// comm_top
module comm_top(
  input wire sys_clk,
  input wire sys_clk_rst,
  input wire rst,
  input wire bit_in, 
  output wire bit_out, 
  output wire [7:0] data_trans, 
  output wire [7:0] data_recev 
);
Size: about 21 I/O pins, about 8000 um2 of cells after synthesis.
Settings: LEC_CHECK=0, CAP_MARGIN=20, CORE_MARGIN=2, CORE_UTILIZATION=32, SLEW_MARGIN=20; clock period 4.2 ns.
run.sh (not shown) runs the stock make flow with config.mk's settings and CLKGATE_MAP_FILE=.
The starting point completed without violations.
==> next run, changes <==
--- a/flow/config.mk
+++ b/flow/config.mk
@@ -9,3 +9,4 @@
 export CORE_MARGIN = 2
-export CORE_UTILIZATION = 32
+export CORE_UTILIZATION = 66
+export SETUP_SLACK_MARGIN = 1.67
 export SLEW_MARGIN = 20
==> flow/constraint.sdc (replaced) <==
create_clock -name core_clock -period 5.92 [get_ports {sys_clk}]
set_input_delay 1.1840 -clock core_clock [delete_from_list [all_inputs] [get_ports {sys_clk}]]
set_output_delay 1.1840 -clock core_clock [all_outputs]
set_load 0.01 [all_outputs]
The new run finished clean.
Power falls by 25%.
Via count is higher by 3.7%.
Count of clock-buffer cells in the layout stays the same.

* * *

Starting RTL as in the previous note.
// comm_top
module comm_top(
  input wire sys_clk,
  input wire sys_clk_rst,
  input wire rst,
  input wire bit_in, 
  output wire bit_out, 
  output wire [7:0] data_trans, 
  output wire [7:0] data_recev 
);
  wire [15:0] en_hamming_code; 
  wire [13:0] de_hamming_code; 
Tx_top my_Tx_top(
  .sys_clk(sys_clk),
  .sys_clk_rst(sys_clk_rst),
  .rst(rst),
  .data_out(data_trans), 
  .hammingcode(en_hamming_code),
  .fsk_out(bit_out) 
);
Rx_top my_Rx_top(
  .sys_clk(sys_clk),
  .sys_clk_rst(sys_clk_rst),
  .rst(rst),
  .bit_in(bit_in), 
  .hammingcode(de_hamming_code),
  .sig_out(data_recev) 
);
endmodule
==> flow/config.mk <==
export PLATFORM = sky130hd
export DESIGN_NAME = comm_top
export DESIGN_NICKNAME = comm_top
export VERILOG_FILES = /design/flow/design.v
export SDC_FILE = /design/flow/constraint.sdc
export NUM_CORES = 4
export LEC_CHECK = 0
export ABC_AREA = 0
export CAP_MARGIN = 0
export CELL_PAD_IN_SITES_GLOBAL_PLACEMENT = 0
export CORE_MARGIN = 2
export CORE_UTILIZATION = 43
export CTS_CLUSTER_SIZE = 82
export GPL_TIMING_DRIVEN = 0
export HOLD_SLACK_MARGIN = 0.11
export MIN_ROUTING_LAYER = met2
export SETUP_SLACK_MARGIN = -0.36
export SLEW_MARGIN = 30
export TNS_END_PERCENT = 60
==> flow/constraint.sdc <==
create_clock -name core_clock -period 3.75 [get_ports {sys_clk}]
set_input_delay 0.7500 -clock core_clock [delete_from_list [all_inputs] [get_ports {sys_clk}]]
set_output_delay 0.7500 -clock core_clock [all_outputs]
set_load 0.01 [all_outputs]
The starting point finished with setup timing left.
Edit:
ABC_AREA = not set   (was 0)
CAP_MARGIN = 20   (was 0)
CELL_PAD_IN_SITES_GLOBAL_PLACEMENT = not set   (was 0)
CORE_UTILIZATION = 40   (was 43)
CTS_CLUSTER_SIZE = not set   (was 82)
GPL_TIMING_DRIVEN = not set   (was 0)
HOLD_SLACK_MARGIN = not set   (was 0.11)
MIN_ROUTING_LAYER = not set   (was met2)
SETUP_SLACK_MARGIN = not set   (was -0.36)
SLEW_MARGIN = 20   (was 30)
TNS_END_PERCENT = not set   (was 60)
clock period = 4.2 ns   (was 3.75 ns; I/O delays follow)
This time the run completed without violations.
Fmax falls by 0.78%.
Global-route usage falls by 11 points.
Via count falls by 31%.
Synthesized area does not change.
Clock-buffer cell count falls by 3.
Sequential share of layout area rises by 1.0 points.
Final cell count is about the same.
Edit:
ABC_AREA = 1   (was not set)
CORE_UTILIZATION = 72   (was 40)
clock period = 2.33 ns   (was 4.2 ns; I/O delays follow)
With this change the flow completed and failed the layout checks on setup timing.
Setup slack gets worse by 1.3 ns.
Design area grows by about a fifth.
Clock-buffer cell count grows by 7.
Power grows by well over a third.
Die size shrinks by well over a third.
Area after synthesis grows by a few percent.
Maximum frequency grows by about a fifth.
Edit:
CORE_UTILIZATION = 66   (was 72)
SETUP_SLACK_MARGIN = 0.24   (was not set)
clock period = 2.84 ns   (was 2.33 ns; I/O delays follow)
Result: The changed run completed and failed the layout checks on setup timing; worst hold slack improves by 0.054 ns; total power falls by 13%; global-route usage shrinks by 8.2 points; register-to-register slack gets better by 0.72 ns.
Edit:
ABC_AREA = not set   (was 1)
CORE_UTILIZATION = 70   (was 66)
CTS_CLUSTER_DIAMETER = 37   (was not set)
SETUP_SLACK_MARGIN = not set   (was 0.24)
clock period = 8.05 ns   (was 2.84 ns; I/O delays follow)
The new run completed with no timing, DRC or antenna violations.
Routed wire length decreases by 11%.
Cell area decreases by 13%.
Count of clock-buffer cells in the layout increases by 3.
Die size decreases by 8.9%.
First-iteration DRC count decreases by 14%.
Power decreases by 68%.

* * *

Starting RTL as in the previous note.
// comm_top
module comm_top(
  input wire sys_clk,
  input wire sys_clk_rst,
  input wire rst,
  input wire bit_in, 
  output wire bit_out, 
  output wire [7:0] data_trans, 
  output wire [7:0] data_recev 
);
  wire [15:0] en_hamming_code; 
  wire [13:0] de_hamming_code; 
Tx_top my_Tx_top(
  .sys_clk(sys_clk),
  .sys_clk_rst(sys_clk_rst),
  .rst(rst),
  .data_out(data_trans), 
  .hammingcode(en_hamming_code),
  .fsk_out(bit_out) 
);
Rx_top my_Rx_top(
  .sys_clk(sys_clk),
  .sys_clk_rst(sys_clk_rst),
  .rst(rst),
  .bit_in(bit_in), 
  .hammingcode(de_hamming_code),
  .sig_out(data_recev) 
);
endmodule
==> flow/config.mk <==
export PLATFORM = sky130hd
export DESIGN_NAME = comm_top
export DESIGN_NICKNAME = comm_top
export VERILOG_FILES = /design/flow/design.v
export SDC_FILE = /design/flow/constraint.sdc
export NUM_CORES = 4
export LEC_CHECK = 0
export ABC_AREA = 1
export CAP_MARGIN = 0
export CORE_MARGIN = 2
export CORE_UTILIZATION = 72
export CTS_CLUSTER_DIAMETER = 277
export CTS_CLUSTER_SIZE = 37
export SETUP_SLACK_MARGIN = 0.42
export SLEW_MARGIN = 20
==> flow/constraint.sdc <==
create_clock -name core_clock -period 2.51 [get_ports {sys_clk}]
set_input_delay 0.5020 -clock core_clock [delete_from_list [all_inputs] [get_ports {sys_clk}]]
set_output_delay 0.5020 -clock core_clock [all_outputs]
set_load 0.01 [all_outputs]
The first run finished but failed the layout checks on setup timing.
Edit:
Settings changed: ABC_AREA 1 to default, CAP_MARGIN 0 to 20, CTS_CLUSTER_DIAMETER 277 to 202, CTS_CLUSTER_SIZE 37 to default, SETUP_SLACK_MARGIN 0.42 to -0.2.
Clock period 2.51 ns to 3.07 ns, I/O delays scaled along.
- The new run produced a layout that fails on setup timing
- die size fell by 3.6%
- power is lower by 18%
- synthesized area went down by 3.7%
- clock power goes down by 18%
Edit:
Settings changed: CORE_UTILIZATION 72 to 70, CTS_CLUSTER_DIAMETER 202 to default, CTS_CLUSTER_SIZE from default to 36, SETUP_SLACK_MARGIN -0.2 to default.
Clock period 3.07 ns to 3.7 ns, I/O delays scaled along.
After rerunning: The new run passed the timing, DRC and antenna checks; synthesized area stays the same; worst setup slack gains 0.50 ns; final cell count is lower by a few percent; routed wire length goes down by roughly a tenth; final area shrinks by a few percent; power decreases by about a fifth; die area rises by a few percent; register-to-register slack gets better by 0.50 ns; via count fell by a few percent.
Edit:
Settings changed: ABC_AREA from default to 1, CTS_CLUSTER_DIAMETER from default to 37, CTS_CLUSTER_SIZE 36 to default, PLACE_DENSITY_LB_ADDON from default to 0.2.
Clock period 3.7 ns to 7.56 ns, I/O delays scaled along.
The changed run completed with no timing, DRC or antenna violations.
Register-to-register slack is better by 3.9 ns.
Sequential power went down by 51%.
Power went down by 50%.
Critical path depth went up by 9.
Die size went up by 3.7%.
Wire length went up by 8.1%.
Edit:
Settings changed: ABC_AREA 1 to default, CTS_CLUSTER_DIAMETER 37 to default, CTS_CLUSTER_SIZE from default to 37, PLACE_DENSITY_LB_ADDON 0.2 to default.
Clock period 7.56 ns to 3.06 ns, I/O delays scaled along.
=> This time the run finished but fails on setup timing. Cell count went down by about 15%. Die size fell by about 3.6%. Utilization climbs by 4.0 points. First-iteration DRC count came out lower by about 11%.
Edit:
Settings changed: CORE_UTILIZATION 70 to 40, CTS_CLUSTER_SIZE 37 to default.
Clock period 3.06 ns to 2.51 ns, I/O delays scaled along.
The new run finished with setup timing left; clock-buffer cell count decreases by 2; fmax increases by 3.2%; design area increases by 4.1%; combinational power increases by 36%; area after synthesis is unchanged; sequential cell count stays the same; die area increases by 72%; critical path depth does not change; final cell count increases by 15%; clock power increases by 18%; synthesized cell count does not change.

* * *

comm_top again, from the RTL that the note above started with.
Design comm_top, start of the top module:
module comm_top(
  input wire sys_clk,
  input wire sys_clk_rst,
  input wire rst,
  input wire bit_in, 
  output wire bit_out, 
  output wire [7:0] data_trans, 
  output wire [7:0] data_recev 
);
make LEC_CHECK=0 ABC_AREA=1 CAP_MARGIN=20 CORE_MARGIN=2 CORE_UTILIZATION=70 CTS_CLUSTER_DIAMETER=37 CTS_CLUSTER_SIZE=15 HOLD_SLACK_MARGIN=0.29 PLACE_DENSITY_LB_ADDON=0.2 SETUP_SLACK_MARGIN=1.98 SLEW_MARGIN=20 finish   # period 6.65 ns
Edit:
--- a/flow/config.mk
+++ b/flow/config.mk
@@ -12,6 +12,4 @@
 export CTS_CLUSTER_DIAMETER = 37
 export CTS_CLUSTER_SIZE = 15
-export HOLD_SLACK_MARGIN = 0.29
 export PLACE_DENSITY_LB_ADDON = 0.2
-export SETUP_SLACK_MARGIN = 1.98
 export SLEW_MARGIN = 20
==> flow/constraint.sdc (replaced) <==
create_clock -name core_clock -period 8.05 [get_ports {sys_clk}]
set_input_delay 1.6100 -clock core_clock [delete_from_list [all_inputs] [get_ports {sys_clk}]]
set_output_delay 1.6100 -clock core_clock [all_outputs]
set_load 0.01 [all_outputs]
Result:
- The changed run produced a clean layout
- wire length increases by a few percent
- sequential power decreases by about a fifth
- clock power decreases by a little under a tenth
Edit:
--- a/flow/config.mk
+++ b/flow/config.mk
@@ -10,6 +10,5 @@
 export CORE_MARGIN = 2
 export CORE_UTILIZATION = 70
-export CTS_CLUSTER_DIAMETER = 37
-export CTS_CLUSTER_SIZE = 15
-export PLACE_DENSITY_LB_ADDON = 0.2
+export CTS_CLUSTER_DIAMETER = 384
+export CTS_CLUSTER_SIZE = 19
 export SLEW_MARGIN = 20
==> flow/constraint.sdc (replaced) <==
create_clock -name core_clock -period 2.33 [get_ports {sys_clk}]
set_input_delay 0.4660 -clock core_clock [delete_from_list [all_inputs] [get_ports {sys_clk}]]
set_output_delay 0.4660 -clock core_clock [all_outputs]
set_load 0.01 [all_outputs]
The changed run completed and failed the layout checks on setup timing. Setup slack got worse by 5400 ps. Sequential power grows to 3.5 times its value. Register-to-register slack is worse by 5400 ps. Routed wire length climbs by about 26%. Hold slack loses 110 ps. Count of clock-buffer cells in the layout is lower by 2. Core utilization went up by 9.6 points.
Edit:
--- a/flow/config.mk
+++ b/flow/config.mk
@@ -9,6 +9,8 @@
 export CAP_MARGIN = 20
 export CORE_MARGIN = 2
-export CORE_UTILIZATION = 70
+export CORE_UTILIZATION = 72
 export CTS_CLUSTER_DIAMETER = 384
 export CTS_CLUSTER_SIZE = 19
+export PLACE_DENSITY = 0.85
+export SETUP_SLACK_MARGIN = 0.44
 export SLEW_MARGIN = 20
Effect:
- Now the flow aborted during global routing
- synthesized area stays the same
- die area came out lower by a few percent
- synthesized cell count does not change
Power figures rest on the tool's default switching activity, not on a simulated workload.
